// my_top_architecture
module my_top_architecture (
    input clock,
    input resetn,
    input tunning,  
    input mode_switch,  
    input increment_button,  
    output wire [47:0] segment_out
);
Size: ~3100 cells after synthesis, ~170 flip-flops, roughly 53 I/O pins.
make LEC_CHECK=0 CAP_MARGIN=20 CORE_MARGIN=7 CORE_UTILIZATION=66 CTS_CLUSTER_DIAMETER=400 CTS_CLUSTER_SIZE=99 PLACE_DENSITY=0.42 SLEW_MARGIN=20 TNS_END_PERCENT=5 finish   # period 15.0 ns
run.sh (not shown) runs the stock make flow with config.mk's settings and CLKGATE_MAP_FILE=.
Edit:
Settings changed: ABC_AREA set to 1, CAP_MARGIN 20 to 0, CELL_PAD_IN_SITES_DETAIL_PLACEMENT set to 1, CELL_PAD_IN_SITES_GLOBAL_PLACEMENT set to 3, CORE_ASPECT_RATIO set to 1.16, CORE_MARGIN 7 to 5, CORE_UTILIZATION 66 to 23, CTS_CLUSTER_DIAMETER 400 to 381, CTS_CLUSTER_SIZE 99 to 17, GPL_TIMING_DRIVEN set to 0, PLACE_DENSITY 0.42 to 0.6, SETUP_SLACK_MARGIN set to 3.41, SLEW_MARGIN 20 to 0, TNS_END_PERCENT 5 to 45.
Result: The new run finished with timing, DRC and antenna clean. Via count falls by 30%. Worst hold slack improves by 0.045 ns. Die area went up by 94%. Synthesized area goes down by 27%. Routed wire length goes down by 12%. Cell count rose by 12%. Setup slack is better by 2.8 ns. Global-route usage went down by 16 points. Utilization falls by 37 points. First-iteration DRC count is lower by 79%.
Edit:
Settings changed: ABC_AREA 1 to not set, CAP_MARGIN 0 to 20, CELL_PAD_IN_SITES_DETAIL_PLACEMENT 1 to not set, CELL_PAD_IN_SITES_GLOBAL_PLACEMENT 3 to not set, CORE_ASPECT_RATIO 1.16 to 1.47, CORE_MARGIN 5 to 2, CORE_UTILIZATION 23 to 69, CTS_CLUSTER_DIAMETER 381 to not set, CTS_CLUSTER_SIZE 17 to not set, GPL_TIMING_DRIVEN 0 to not set, PLACE_DENSITY 0.6 to not set, SETUP_SLACK_MARGIN 3.41 to -1.21, SLEW_MARGIN 0 to 20, TNS_END_PERCENT 45 to not set.
Routed wire length climbs by about 17%.
Utilization rises by 39 points.
Global-route usage increases by 23 points.
Setup slack gets worse by 2.9 ns.
First-iteration DRC count grows to 6.3 times its value.
Cell area hardly moves.
Register-to-register slack loses 2.9 ns.
Worst hold slack barely changes.
Edit:
Settings changed: CORE_ASPECT_RATIO 1.47 to not set, CORE_UTILIZATION 69 to 51, PLACE_DENSITY set to 0.6, SETUP_SLACK_MARGIN -1.21 to not set.
Clock period 15.0 ns to 21.0 ns, I/O delays scaled along.
Outcome:
- The new run went through all stages and came out clean
- worst setup slack improved by 5.9 ns
- final cell count grows by a few percent
- routed wire length grows slightly
- synthesized area does not change
- non-clock buffer count grows by 5
- clock-buffer cell count grows by 3
Edit:
Settings changed: CORE_UTILIZATION 51 to 65, SETUP_SLACK_MARGIN set to 3.89.
Clock period 21.0 ns to 15.0 ns, I/O delays scaled along.
Die size decreases by 21%.
Global-route usage rises by 8.8 points.
Register-to-register slack degrades by 4.0 ns.
Design area increases by 27%.
Area after synthesis does not change.
Non-clock buffer count climbs by 359.
Via count grows by 21%.
Sequential cell count stays the same.
Worst setup slack degrades by 4.0 ns.
Edit:
Settings changed: ABC_AREA set to 1, CORE_UTILIZATION 65 to 66, CTS_CLUSTER_DIAMETER set to 309, CTS_CLUSTER_SIZE set to 99, SETUP_SLACK_MARGIN 3.89 to 4.35.
After rerunning: Synthesized area came out lower by 27%; global-route usage shrinks by 4.8 points; routed wire length went down by 28%; register-to-register slack loses 0.13 ns; cell area goes down by 24%; count of clock-buffer cells in the layout does not change; setup slack got worse by 0.13 ns.

---

== oak ==
my_top_architecture again, from the RTL that the note above started with.
Design my_top_architecture, start of the top module:
module my_top_architecture (
    input clock,
    input resetn,
    input tunning,  
    input mode_switch,  
    input increment_button,  
    output wire [47:0] segment_out
);
clock: 3.32 ns
lec_check: 0
abc_area: 0
cap_margin: 5
core_aspect_ratio: 0.73
core_margin: 2
core_utilization: 72
cts_cluster_diameter: 197
cts_cluster_size: 80
gpl_routability_driven: 1
max_routing_layer: met5
min_routing_layer: met1
place_density_lb_addon: 0.01
setup_slack_margin: 0.96
slew_margin: 5
oak did not finish; the tool stopped in 3_5_place_dp with error DPL-0033.
The inputs of pine differ from those of oak as listed below.
--- a/flow/config.mk
+++ b/flow/config.mk
@@ -7,9 +7,7 @@
 export LEC_CHECK = 0
 export ABC_AREA = 0
-export CAP_MARGIN = 5
-export CORE_ASPECT_RATIO = 0.73
+export CAP_MARGIN = 20
 export CORE_MARGIN = 2
 export CORE_UTILIZATION = 72
-export CTS_CLUSTER_DIAMETER = 197
 export CTS_CLUSTER_SIZE = 80
 export GPL_ROUTABILITY_DRIVEN = 1
Results
Fraction of the core area occupied by cells at floorplan: pine vs oak down 0.45 points
The die size was comparable across oak and pine.
Compared with oak, in pine number of rows created at floorplan grew by 10; die outline height went up by about 17%; width of the die now smaller; final estimated routing congestion in global placement -0.038; placeable core area saw an increase.
Of oak and pine, none finishes clean.
oak: DPL-0033 in 3_5_place_dp -> run aborted
Setup changes, pine to birch
--- a/flow/config.mk
+++ b/flow/config.mk
@@ -6,13 +6,13 @@
 export NUM_CORES = 4
 export LEC_CHECK = 0
-export ABC_AREA = 0
+export ABC_AREA = 1
 export CAP_MARGIN = 20
 export CORE_MARGIN = 2
 export CORE_UTILIZATION = 72
-export CTS_CLUSTER_SIZE = 80
+export CTS_CLUSTER_SIZE = 72
 export GPL_ROUTABILITY_DRIVEN = 1
 export MAX_ROUTING_LAYER = met5
 export MIN_ROUTING_LAYER = met1
-export PLACE_DENSITY_LB_ADDON = 0.01
-export SETUP_SLACK_MARGIN = 0.96
+export PLACE_DENSITY = 0.66
+export SETUP_SLACK_MARGIN = -0.62
 export SLEW_MARGIN = 5
==> flow/constraint.sdc <==
create_clock -name core_clock -period 11.3 [get_ports {clock}]
set_input_delay 2.2600 -clock core_clock [delete_from_list [all_inputs] [get_ports {clock}]]
set_output_delay 2.2600 -clock core_clock [all_outputs]
set_load 0.01 [all_outputs]
==> results <==
pine did not finish; the tool stopped in 4_1_cts with error DPL-0038.
Although it ran to completion, birch produced a layout that fails the final checks because of negative setup slack.
Going from pine to birch, core region area -about 28%, starting density of the core increased by 0.40 points relative to the old numbers, die area -27%, Yosys chip area went down by 0.0064 mm^2, area share of and/or/nand/nor cells after synthesis rose by 22 points.
Re average footprint of a synthesized cell: birch is 1.0 um^2 down on pine.
Edits applied to the flow inputs when going from birch to maple:
--- a/flow/config.mk
+++ b/flow/config.mk
@@ -10,9 +10,10 @@
 export CORE_MARGIN = 2
 export CORE_UTILIZATION = 72
-export CTS_CLUSTER_SIZE = 72
+export CTS_CLUSTER_DIAMETER = 378
+export CTS_CLUSTER_SIZE = 20
 export GPL_ROUTABILITY_DRIVEN = 1
 export MAX_ROUTING_LAYER = met5
 export MIN_ROUTING_LAYER = met1
-export PLACE_DENSITY = 0.66
-export SETUP_SLACK_MARGIN = -0.62
-export SLEW_MARGIN = 5
+export PLACE_DENSITY_LB_ADDON = 0.2
+export SETUP_SLACK_MARGIN = 2.21
+export SLEW_MARGIN = 40
==> flow/constraint.sdc <==
create_clock -name core_clock -period 12.6 [get_ports {clock}]
set_input_delay 2.5200 -clock core_clock [delete_from_list [all_inputs] [get_ports {clock}]]
set_output_delay 2.5200 -clock core_clock [all_outputs]
set_load 0.01 [all_outputs]
--- outcome ---
- maple did not finish; the tool stopped in 5_1_grt with error GRT-0232.
- Re area of the die: no difference whatsoever between maple and birch.
- Between birch and maple, the difference in total placed instance area is negligible.
- Quantity of gates resized following cts (maple over birch): increase, 475
